== run 1 ==
Design uart_top, start of the top module:
module  uart_top(
								input  clk,
								input  rst_n,
								input  din,
								input sw8,
								output  reg  [23:0] pic_out,
								output  reg [16:0] addr,
								output  reg wr_ram,
								output  tx,
								output  reg pic_done,    
								output  reg  pic_download,    
								output  reg [7:0] rgb_led
								);
Size: roughly 150 flip-flops, ~57 I/O pins.
clock: 3.42 ns
lec_check: 0
cap_margin: 30
core_margin: 4
core_utilization: 61
cts_cluster_diameter: 260
gpl_routability_driven: 1
gpl_timing_driven: 0
place_density_lb_addon: 0.07
slew_margin: 20
run.sh (not shown) runs the stock make flow with config.mk's settings and CLKGATE_MAP_FILE=.
Run 1 closes out successfully: all stages finished, all timing, DRC and antenna checks passed.
The following lists how run 2 was set up differently from run 1:
-- flow/config.mk --
<<< run 1, line 9
export CORE_MARGIN = 4
export CORE_UTILIZATION = 61
export CTS_CLUSTER_DIAMETER = 260
>>> run 2, line 9
export CORE_MARGIN = 2
export CORE_UTILIZATION = 71
export CTS_CLUSTER_DIAMETER = 221
<<< run 1, line 13
export GPL_TIMING_DRIVEN = 0
export PLACE_DENSITY_LB_ADDON = 0.07
>>> run 2, line 13
export GPL_TIMING_DRIVEN = 1
==> flow/constraint.sdc <==
create_clock -name core_clock -period 3.08 [get_ports {clk}]
set_input_delay 0.6160 -clock core_clock [delete_from_list [all_inputs] [get_ports {clk}]]
set_output_delay 0.6160 -clock core_clock [all_outputs]
set_load 0.01 [all_outputs]
Notes after the runs:
Nothing crashed in run 2 and all stages finished; the problem is that the final layout failed, the offending checks being setup timing. Global-route usage delta for run 2 relative to run 1: 9.5 points higher. Sort run 2 and run 1 by maximum frequency, ascending, and run 1 comes first. Diff run 1 -> run 2: logic gate share of total power increased 6.7 points, flip-flop and latch area essentially unchanged, per-cell via count in the routed design increased 13%. The class of the tightest hold or removal check comes out reg -> reg in one run and in -> async in the other, namely in run 2 and run 1 respectively.
Here is what was changed in the inputs of run 3 compared with run 2.
-- flow/config.mk --
<<< run 2, line 8
export CAP_MARGIN = 30
>>> run 3, line 8
export CAP_MARGIN = 20
<<< run 2, line 10
export CORE_UTILIZATION = 71
export CTS_CLUSTER_DIAMETER = 221
export GPL_ROUTABILITY_DRIVEN = 1
export GPL_TIMING_DRIVEN = 1
>>> run 3, line 10
export CORE_UTILIZATION = 40
==> flow/constraint.sdc <==
create_clock -name core_clock -period 2.56 [get_ports {clk}]
set_input_delay 0.5120 -clock core_clock [delete_from_list [all_inputs] [get_ports {clk}]]
set_output_delay 0.5120 -clock core_clock [all_outputs]
set_load 0.01 [all_outputs]
Findings:
Compared with run 2, run 3 shows a lower combinational share of power.
Across run 2 and run 3, no clean finish was achieved.
| static leakage | run 3 vs run 2 | ≈ equal |
Run 2 has higher proportion of cell area occupied by multi-input gates than run 3.
Run 2 has a higher smallest setup slack after layout than run 3.
Run 3 vs run 2, slew at the pin closest to its max-slew limit went down by 0.11 ns.
Summary: register-to-register slack, run 3 worse than run 2
In run 3 the wire length of the first global-routing pass turned out 6.8% lower than in run 2.
Run 3 vs. run 2: largest incremental delay on the critical path went up by 0.03 ns.
Modified inputs, run 4 compared to run 3
-- flow/config.mk --
<<< run 3, line 8
>>> run 4, line 8
export ABC_AREA = 1
<<< run 3, line 10
export CORE_UTILIZATION = 40
>>> run 4, line 11
export CORE_UTILIZATION = 72
export CTS_CLUSTER_SIZE = 94
<<< run 3, line 12
>>> run 4, line 14
export TNS_END_PERCENT = 10
==> flow/constraint.sdc <==
create_clock -name core_clock -period 2.04 [get_ports {clk}]
set_input_delay 0.4080 -clock core_clock [delete_from_list [all_inputs] [get_ports {clk}]]
set_output_delay 0.4080 -clock core_clock [all_outputs]
set_load 0.01 [all_outputs]
Findings:
Ran to the end and failed final checks on hold timing, setup timing: run 4.
Count of final setup violators ends up higher on run 4.
Detailed-routing iteration count for the pre-antenna-repair pass on run 4 is up relative to run 3.
Summary of run 4 over run 3: proportion of power drawn by combinational gates saw an increase, worst-case setup margin in the final layout saw an increase.

* * *

Setup of the previous run:
Starting RTL as in the previous note.
Settings: LEC_CHECK=0, ABC_AREA=1, CAP_MARGIN=20, CORE_MARGIN=2, CORE_UTILIZATION=70, CTS_CLUSTER_DIAMETER=233, CTS_CLUSTER_SIZE=23, PLACE_DENSITY_LB_ADDON=0.07, SETUP_SLACK_MARGIN=0.62, SLEW_MARGIN=20; clock period 2.06 ns.
What ended the previous run was a tool error in clock tree synthesis; the run never finished.
Here is what was changed in the inputs of the current run compared with the previous run.
--- a/flow/config.mk
+++ b/flow/config.mk
@@ -8,9 +8,8 @@
 export ABC_AREA = 1
-export CAP_MARGIN = 20
+export CAP_MARGIN = 35
 export CORE_MARGIN = 2
 export CORE_UTILIZATION = 70
-export CTS_CLUSTER_DIAMETER = 233
+export CTS_CLUSTER_DIAMETER = 360
 export CTS_CLUSTER_SIZE = 23
-export PLACE_DENSITY_LB_ADDON = 0.07
-export SETUP_SLACK_MARGIN = 0.62
+export PLACE_DENSITY_LB_ADDON = 0.12
 export SLEW_MARGIN = 20
==> flow/constraint.sdc <==
create_clock -name core_clock -period 2.04 [get_ports {clk}]
set_input_delay 0.4080 -clock core_clock [delete_from_list [all_inputs] [get_ports {clk}]]
set_output_delay 0.4080 -clock core_clock [all_outputs]
set_load 0.01 [all_outputs]
### Flow results
The current run: flow complete, layout not clean; failing: negative hold slack, negative setup slack. Compared with the previous run, the current run shows a higher routability-driven placement congestion ratio. From the current run to the previous run, floorplan utilization did not move at all. Compound-cell area share of the yosys netlist: the previous run vs the current run, no meaningful difference. Diff the previous run -> the current run: worst-case setup slack after placement shows a reduction of 0.018 ns; number of rows created at floorplan about even. Comparing the current run against the previous run, there is no change at all in cell count after synthesis. The current run — cell area reported after detailed placement 0.55% lower, the previous run as reference. On half-perimeter wire length after detailed placement, the previous run and the current run are neck and neck.

* * *

== build 89 ==
The RTL this note starts from:
==> flow/design.v <==
`timescale 1ns / 1ps
module uart_rx(
               input               clk          ,		 
               input               rst_n        ,	
               input               din          ,
               output  reg [7:0]    dout         ,		
               output  reg         dout_vld     
               );
parameter    	   BPS	  =	217;	 
reg   [14:0]        cnt0         ;
wire                add_cnt0     ;
wire                end_cnt0     ;
reg   [ 3:0]        cnt1         ;
wire                add_cnt1     ;
wire                end_cnt1     ;
reg                 rx0          ;	
reg                 rx1          ;	
reg                 rx2          ;	
wire                rx_en        ;
reg                 flag_add     ;
always @ (posedge clk or negedge rst_n) begin
	if(!rst_n) begin
		rx0 <= 1'b1;
        rx1 <= 1'b1;
        rx2 <= 1'b1;
	end
	else begin
		rx0 <= din;
        rx1 <= rx0;
        rx2 <= rx1;
	end
end
assign rx_en = rx2 & ~rx1;	
always @(posedge clk or negedge rst_n)begin
    if(!rst_n)begin
        cnt0 <= 0;
    end
    else if(add_cnt0)begin
        if(end_cnt0)
            cnt0 <= 0;
        else
            cnt0 <= cnt0 + 1;
    end
end
assign add_cnt0 = flag_add;
assign end_cnt0 = add_cnt0 && cnt0==BPS-1 ;
always @(posedge clk or negedge rst_n)begin 
    if(!rst_n)begin
        cnt1 <= 0;
    end
    else if(add_cnt1)begin
        if(end_cnt1)
            cnt1 <= 0;
        else
            cnt1 <= cnt1 + 1;
    end
end
assign add_cnt1 = end_cnt0;
assign end_cnt1 = add_cnt1 && cnt1==9-1 ;  
always @ (posedge clk or negedge rst_n)begin
	if(!rst_n) begin
		flag_add <= 1'b0;
	end
	else if(rx_en) begin		
		flag_add <= 1'b1;	
	end
    else if(end_cnt1) begin		
		flag_add <= 1'b0;	
	end
end
always @ (posedge clk or negedge rst_n)begin
	if(!rst_n) begin
		dout <= 8'd0;
	end
	else if(add_cnt0 && cnt0==BPS/2-1 && cnt1!=0) begin		 
	    dout[cnt1-1]<= rx2 ;
	end
end
always @ (posedge clk or negedge rst_n)begin
	if(!rst_n) begin
		dout_vld <= 1'b0;
	end
    else if(end_cnt1) begin		
		dout_vld <= 1'b1;	
	end
	else begin	
        dout_vld <= 1'b0;			
	end
end
endmodule
`timescale 1ns / 1ps
module uart_tx(
                 input             clk    ,			
                 input             rst_n  ,		
                 input [7:0]       din    ,
                 input             din_vld,	  
                 output reg        rdy    ,   
                 output reg        dout   
             );
parameter         BPS    = 217;
reg   [7:0]       tx_data_tmp;	
reg               flag_add   ;
reg   [14:0]      cnt0       ;
wire              add_cnt0   ;
wire              end_cnt0   ;
reg   [ 3:0]      cnt1       ;
wire              add_cnt1   ;
wire              end_cnt1   ;
wire  [ 9:0]      data       ;
always  @(posedge clk or negedge rst_n)begin
    if(rst_n==1'b0)begin
        flag_add <= 0;
    end
    else if(flag_add==0 && din_vld)begin
        flag_add <= 1;
    end
    else if(end_cnt1)begin
        flag_add <= 0;
    end
end
always @(posedge clk or negedge rst_n)begin
    if(!rst_n)begin
        cnt0 <= 0;
    end
    else if(add_cnt0)begin
        if(end_cnt0)
            cnt0 <= 0;
        else
            cnt0 <= cnt0 + 1;
    end
end
assign add_cnt0 = flag_add;
assign end_cnt0 = add_cnt0 && cnt0==BPS-1 ;
always @(posedge clk or negedge rst_n)begin 
    if(!rst_n)begin
        cnt1 <= 0;
    end
    else if(add_cnt1)begin
        if(end_cnt1)
            cnt1 <= 0;
        else
            cnt1 <= cnt1 + 1;
    end
end
assign add_cnt1 = end_cnt0;
assign end_cnt1 = add_cnt1 && cnt1==10-1 ;
always @ (posedge clk or negedge rst_n) begin
	if(!rst_n) begin
		tx_data_tmp <=8'd0;
	end
	else if(flag_add==1'b0 && din_vld) begin	
		tx_data_tmp <= din;	
	end
end
always @ (posedge clk or negedge rst_n) begin
	if(!rst_n) begin
		dout <= 1'b1;
	end
	else if(add_cnt0 && cnt0==1-1)begin
        dout<= data[cnt1];
    end 
end
assign  data = {1'b1,tx_data_tmp,1'b0};  
always  @(*)begin
    if(din_vld || flag_add)
        rdy = 1'b0;
    else
        rdy = 1'b1;
end
endmodule
module  uart_top(
								input  clk,
								input  rst_n,
								input  din,
								input sw8,
								output  reg  [23:0] pic_out,
								output  reg [16:0] addr,
								output  reg wr_ram,
								output  tx,
								output  reg pic_done,    
								output  reg  pic_download,    
								output  reg [7:0] rgb_led
								);
	wire   dout_vld;
	wire  [7:0] dout;
	reg [3:0] code_p;
	reg  [4:0]  cnt;
	reg  [3:0]  state;
	wire  [3:0]  code;
	wire [7:0]  temp;
	reg [23:0] pic_reg;
	parameter  monitor=0;   
	parameter  second=1 ;
	parameter  third=2 ;
	parameter   fouth=3;
	parameter   fiveth=4;
	parameter   sixth=5;
	parameter   send=6;
	parameter   stop=7;
	assign temp=(dout>8'd57)?(dout-8'd87):(dout-8'd48);
	assign code=temp[3:0];
	always  @ (posedge clk or negedge rst_n)
	    begin
			if  (!rst_n)
			   begin
			      state<=monitor;
				  wr_ram<=1;
				  pic_out<=0;
				  addr<=0;
				  pic_done<=0;
				  end
			else
	case (state)
	monitor:	begin
				   if (dout_vld)
						begin
						    wr_ram<=1;	
							pic_reg[23:20]<=code;
							state<=second;
							code_p<=code;
						end
				 else
				          state<=monitor;
					end
	second:	begin
					if (dout_vld)
							begin
								pic_reg[19:16]<=code;
								state<=third;
								rgb_led<={code_p,code};
							end
					else
							state<=second;
					end
		third:		begin
					if (dout_vld)
						begin
							pic_reg[15:12]<=code;
							state<=fouth;
							code_p<=code;
						end
					else
						state<=third;
					end
		fouth:		begin
					if (dout_vld)
						begin
							pic_reg[11:8]<=code;
							state<=fiveth;
							rgb_led<={code_p,code};
						end
					else
						state<=fouth;
					end
		fiveth:		begin
					if (dout_vld)
						begin
							pic_reg[7:4]<=code;
							state<=sixth;
							code_p<=code;
						end
					else
						state<=fiveth;
					end
        sixth:		begin
					if (dout_vld)
						begin
							pic_reg[3:0]<=code;
							state<=send;
							rgb_led<={code_p,code};
						end
					else
						state<=sixth;
					end
		send: 	 begin
						wr_ram<=0;
						pic_out<=pic_reg;
						if (addr<479)
							begin
								addr<=addr+1;								
								pic_done<=0;
								state<=monitor;
							end
			         else if (addr==479)
					        begin								 
							     addr<=0;		
								 pic_done<=1;
								 state<=stop;								
							end	 
						end
		stop:  begin
					if  (sw8==1)
					    state<=monitor;
					else
						begin
						state<=stop;
						end
				  end
		     endcase
		end
		always  @ (posedge  clk or negedge rst_n)
		    begin
				if (!rst_n)
					cnt<=0;
				else if (state==send)
				    cnt<=cnt+1;
			    else 
					cnt<=cnt;
			end
		always  @ (posedge  clk or negedge rst_n)
			begin
				if (!rst_n)
					pic_download<=1;
		   else if (cnt>=15)
					pic_download<=0;
			else
					pic_download<=1;
			end
		uart_rx #(.BPS(16)) uart_rx(
								.clk(clk),
								.rst_n(rst_n),
								.din(din),
								.dout(dout),
								.dout_vld(dout_vld)
								);
	   uart_tx #(.BPS(16)) uart_tx(
                              .clk(clk)    ,			
                              .rst_n(rst_n)  ,		
							  .din_vld(dout_vld)    ,
							  .din(dout),
							  .dout(tx),
							  .rdy()
							); 
		endmodule 
clock: 2.84 ns
lec_check: 0
abc_area: 1
cap_margin: 20
core_margin: 2
core_utilization: 72
cts_cluster_size: 37
gpl_routability_driven: 0
place_density: 0.63
slew_margin: 20
Build 89 finished every step from synthesis to the final layout, and the layout passed the timing, design-rule and antenna checks.
The inputs of build 32 differ from those of build 89 as listed below.
Settings: a deleted GPL_ROUTABILITY_DRIVEN that had been 0; a change of CORE_UTILIZATION from 72 to 43; a deleted CTS_CLUSTER_SIZE that had been 37; a deleted ABC_AREA that had been 1; a deleted PLACE_DENSITY that had been 0.63; a change of the clock period (ns, I/O delays scaled along) from 2.84 to 3.68.
Findings:
Build 32 was carried through to the last stage, and its layout satisfied the timing, design-rule and antenna checks.
On setup slack of the critical path after layout, build 32 does better than build 89.
Max clock tree cell share of total cell area across build 89 and build 32: build 32
Core utilization: lower on build 32
met2 wire length went down by more than a quarter going from build 89 to build 32.
From build 89 to build 32 the numbers moved as follows: cell count -18%; final layout net count saw a decrease.
Taking build 89 as 1.0, build 32 lands at 0.938 on buffer count excluding the clock tree in the final layout.
Area growth from synthesis to layout (higher): build 32
On final-layout non-clock buffer area share, build 89 tracks build 32 almost exactly.
Global-route usage in build 32 is 14 points below build 89.
Sort build 89 and build 32 by maximum frequency, ascending, and build 32 comes first.
Input-level comparison between build 13 and build 32:
Settings: CTS_CLUSTER_DIAMETER now 233, previously not set; CORE_UTILIZATION now 70, was 43; CTS_CLUSTER_SIZE now 23, previously not set; ABC_AREA now 1, previously not set; the clock period (ns, I/O delays scaled along) now 2.06, was 3.68.
--- outcome ---
[flow] build 13 | stages: complete | final checks: fail | reason: hold timing, setup timing
Going from build 32 to build 13, total power grows by 120%.
Lower power density relative to cell area was reported by build 32, not build 13.
The lower vias after detailed routing came out of build 32.
Against build 32, build 13 comes in 5.6 points higher on synthesis-to-layout area growth.
After detailed routing, build 32 needs less wire than build 13.
Taking build 32 as the reference point, the synthesized cell count of build 13 rises by about 40%.
Against build 32 as the reference, build 13 delivers a lower clock power share.
The inputs of build 50 differ from those of build 13 as listed below.
Settings: clearing CTS_CLUSTER_DIAMETER, which used to be 233; swapping 1 for 0 in ABC_AREA; putting SETUP_SLACK_MARGIN at 0.57 where nothing was set; swapping 20 for 0 in CAP_MARGIN; swapping 2.06 for 2.04 in the clock period (ns, I/O delays scaled along).
Notes after the runs:
Measured against build 50, the average footprint of a synthesized cell of build 13 comes out at 0.75 times the reference value. Run status, build 50: aborted in clock tree synthesis (4_1_cts), error DPL-0038. Delta(simple logic cell fraction of the synthesized area, build 50 - build 13) < 0. Diff build 13 -> build 50: synthesized area down 5.1%; count of boundary I/O pins flat; count of mapped cells out of synthesis down 29%; post-synth tally of flip-flops with integrated enable flat. Per the comparison of build 50 with build 13, number of distinct library cells after synthesis now larger; chip area in the Yosys report now smaller.
Input changes introduced in build 2 (baseline for comparison: build 50):
Settings: CORE_ASPECT_RATIO now 0.5, previously not set; CAP_MARGIN now 20, was 0; CTS_CLUSTER_DIAMETER now 361, previously not set; TNS_END_PERCENT now 10, previously not set; CORE_UTILIZATION now 72, was 70; CTS_CLUSTER_SIZE now 94, was 23; SETUP_SLACK_MARGIN now 0.3, was 0.57; ABC_AREA now 1, was 0.
==> results <==
- Nothing crashed in build 2 and all stages finished; the problem is that the final layout failed, the offending checks being setup timing.
- Against build 50, build 2 comes in 360 sq um higher on chip area estimate from yosys synthesis.
- Between build 50 and build 2, the flow reports cell area after placement increasing by a few percent.
- When the final numbers for build 50 and build 2 were put side by side, the die height turned out to be greater in build 50.
- For the number of placed instances with taps included, build 2 came in 32% higher than build 50 did.
Power is estimated from default activity; no workload was simulated.
